==> flow/design.v (excerpt) <==
module synch_fifo #(
    parameter   FIFO_WIDTH = 32,                       
    parameter   FIFO_DEPTH = 16,                       
    parameter   FIFO_PTR = 4                           
) (
    input       clk,                                   
    input       rst_n,                                 
    input       fifo_wren,                             
    input       fifo_rden,                             
    input       [FIFO_WIDTH-1:0] fifo_wrdata,          
    output reg  [FIFO_WIDTH-1:0] fifo_rddata,          
    output      fifo_full,                             
    output      fifo_empty,                            
    output      [FIFO_PTR:0] fifo_room_avail,          
    output      [FIFO_PTR:0] fifo_data_avail           
);
Size: about 1900 cells after synthesis, roughly 560 flip-flops, ~80 I/O pins, ~28000 µm² of cells after synthesis.
clock: 2.76 ns
lec_check: 0
cap_margin: 5
core_margin: 2
core_utilization: 72
cts_cluster_diameter: 96
cts_cluster_size: 15
hold_slack_margin: -0.09
setup_slack_margin: 0.42
slew_margin: 20
run.sh (not shown) runs the stock make flow with config.mk's settings and CLKGATE_MAP_FILE=.
The baseline finished with timing, DRC and antenna clean.
Change:
==> flow/config.mk (replaced) <==
export PLATFORM = sky130hd
export DESIGN_NAME = synch_fifo
export DESIGN_NICKNAME = synch_fifo
export VERILOG_FILES = /design/flow/design.v
export SDC_FILE = /design/flow/constraint.sdc
export NUM_CORES = 4
export LEC_CHECK = 0
export ABC_AREA = 1
export CAP_MARGIN = 20
export CORE_MARGIN = 2
export CORE_UTILIZATION = 72
export CTS_CLUSTER_DIAMETER = 200
export CTS_CLUSTER_SIZE = 15
export PLACE_DENSITY = 0.42
export SETUP_SLACK_MARGIN = 0.67
export SLEW_MARGIN = 20
==> flow/constraint.sdc (replaced) <==
create_clock -name core_clock -period 2.75 [get_ports {clk}]
set_input_delay 0.5500 -clock core_clock [delete_from_list [all_inputs] [get_ports {clk}]]
set_output_delay 0.5500 -clock core_clock [all_outputs]
set_load 0.01 [all_outputs]
Result:
- The new run aborted during global routing (GRT-0232)
- die size drops by 2.5%
- synthesized area went down by 2.5%
- synthesized cell count goes up by 63%
Change:
==> flow/config.mk (replaced) <==
export PLATFORM = sky130hd
export DESIGN_NAME = synch_fifo
export DESIGN_NICKNAME = synch_fifo
export VERILOG_FILES = /design/flow/design.v
export SDC_FILE = /design/flow/constraint.sdc
export NUM_CORES = 4
export LEC_CHECK = 0
export CAP_MARGIN = 20
export CORE_MARGIN = 2
export CORE_UTILIZATION = 40
export SLEW_MARGIN = 20
==> flow/constraint.sdc (replaced) <==
create_clock -name core_clock -period 10.0 [get_ports {clk}]
set_input_delay 2.0000 -clock core_clock [delete_from_list [all_inputs] [get_ports {clk}]]
set_output_delay 2.0000 -clock core_clock [all_outputs]
set_load 0.01 [all_outputs]
- The new run completed with no timing, DRC or antenna violations
- synthesized cell count is lower by well over a third
- die area is higher by well over a third
- area after synthesis is higher by a few percent
Change:
--- a/flow/config.mk
+++ b/flow/config.mk
@@ -6,6 +6,8 @@
 export NUM_CORES = 4
 export LEC_CHECK = 0
-export CAP_MARGIN = 20
+export CAP_MARGIN = 35
 export CORE_MARGIN = 2
 export CORE_UTILIZATION = 40
+export GPL_ROUTABILITY_DRIVEN = 0
+export SETUP_SLACK_MARGIN = 0.03
 export SLEW_MARGIN = 20
==> flow/constraint.sdc (replaced) <==
create_clock -name core_clock -period 3.7 [get_ports {clk}]
set_input_delay 0.7400 -clock core_clock [delete_from_list [all_inputs] [get_ports {clk}]]
set_output_delay 0.7400 -clock core_clock [all_outputs]
set_load 0.01 [all_outputs]
Clock skew came out higher by 0.011 ns.
Worst hold slack stays flat.
Register-to-register slack gets worse by 5.3 ns.
Cell area came out higher by 2.1%.
Change:
--- a/flow/config.mk
+++ b/flow/config.mk
@@ -6,8 +6,12 @@
 export NUM_CORES = 4
 export LEC_CHECK = 0
-export CAP_MARGIN = 35
+export CAP_MARGIN = 25
+export CELL_PAD_IN_SITES_GLOBAL_PLACEMENT = 2
 export CORE_MARGIN = 2
 export CORE_UTILIZATION = 40
+export CTS_CLUSTER_DIAMETER = 266
 export GPL_ROUTABILITY_DRIVEN = 0
-export SETUP_SLACK_MARGIN = 0.03
+export GPL_TIMING_DRIVEN = 0
+export HOLD_SLACK_MARGIN = 0.24
+export MIN_ROUTING_LAYER = met2
 export SLEW_MARGIN = 20
=>
- With this change the flow reached the layout checks and failed them: negative setup slack
- hold slack barely changes
- cell area rose by 2.5%
- worst setup slack loses 0.69 ns
- power rose by 19%
- routed wire length rose by 47%
- register-to-register slack loses 0.69 ns

The RTL this note starts from:
==> flow/design.v <==
`timescale 1ns / 1ps
module synch_fifo #(
    parameter   FIFO_WIDTH = 32,                       
    parameter   FIFO_DEPTH = 16,                       
    parameter   FIFO_PTR = 4                           
) (
    input       clk,                                   
    input       rst_n,                                 
    input       fifo_wren,                             
    input       fifo_rden,                             
    input       [FIFO_WIDTH-1:0] fifo_wrdata,          
    output reg  [FIFO_WIDTH-1:0] fifo_rddata,          
    output      fifo_full,                             
    output      fifo_empty,                            
    output      [FIFO_PTR:0] fifo_room_avail,          
    output      [FIFO_PTR:0] fifo_data_avail           
);
reg [FIFO_WIDTH-1:0] mem [0:FIFO_DEPTH-1];       
reg [FIFO_PTR-1:0] wr_ptr, rd_ptr;               
reg [FIFO_PTR:0] count;                          
assign fifo_data_avail = count;
assign fifo_full = (count == FIFO_DEPTH - 1);        
assign fifo_empty = (count == 0);                
assign fifo_room_avail = FIFO_DEPTH - count;
always @(posedge clk or negedge rst_n) begin
    if (!rst_n) begin
        wr_ptr <= 0;
        rd_ptr <= 0;
        count <= 0;
    end else begin
        if (fifo_wren && !fifo_full && !fifo_rden) begin
            mem[wr_ptr] <= fifo_wrdata;
            wr_ptr <= (wr_ptr + 1) % FIFO_DEPTH;
            count <= count + 1;
        end
        if (fifo_rden && !fifo_wren && !fifo_empty) begin
            fifo_rddata <= mem[rd_ptr];
            rd_ptr <= (rd_ptr + 1) % FIFO_DEPTH;
            count <= count - 1;
        end
        if (fifo_wren && fifo_rden && !fifo_full) begin
            if (fifo_empty)
                fifo_rddata <= fifo_wrdata;
            else begin
                mem[wr_ptr] <= fifo_wrdata;
                fifo_rddata <= mem[rd_ptr];
                wr_ptr <= wr_ptr + 1;
                rd_ptr <= rd_ptr + 1;
            end
        end
    end
end
endmodule
clock: 2.75 ns
lec_check: 0
abc_area: 1
cap_margin: 0
core_margin: 2
core_utilization: 72
cts_cluster_diameter: 356
cts_cluster_size: 98
setup_slack_margin: 0.66
slew_margin: 20
The starting point stopped in global routing.
Then changed:
Settings changed: CTS_CLUSTER_DIAMETER 356 to unset, CTS_CLUSTER_SIZE 98 to 10, SETUP_SLACK_MARGIN 0.66 to 0.27.
=> Now the flow ran to the end with no violations. Synthesized cell count is unchanged. Die size does not change. Area after synthesis is unchanged.
Then changed:
Settings changed: CAP_MARGIN 0 to 20, CORE_UTILIZATION 72 to 68, CTS_CLUSTER_SIZE 10 to unset, SETUP_SLACK_MARGIN 0.27 to unset.
Clock period 2.75 ns to 7.16 ns, I/O delays scaled along.
Register-to-register slack is better by 3200 ps.
Die area grows by a few percent.
Setup slack gains 3100 ps.
Global-route usage came out lower by 4.9 points.
Count of clock-buffer cells in the layout fell by 16.
Power went down by well over a third.
Cell area drops by a few percent.
Via count went down by a few percent.
Routed wire length came out lower by a little under a tenth.
Non-clock buffer count shrinks by 73.
Critical path depth shrinks by 5.
Power figures rest on the tool's default switching activity, not on a simulated workload.
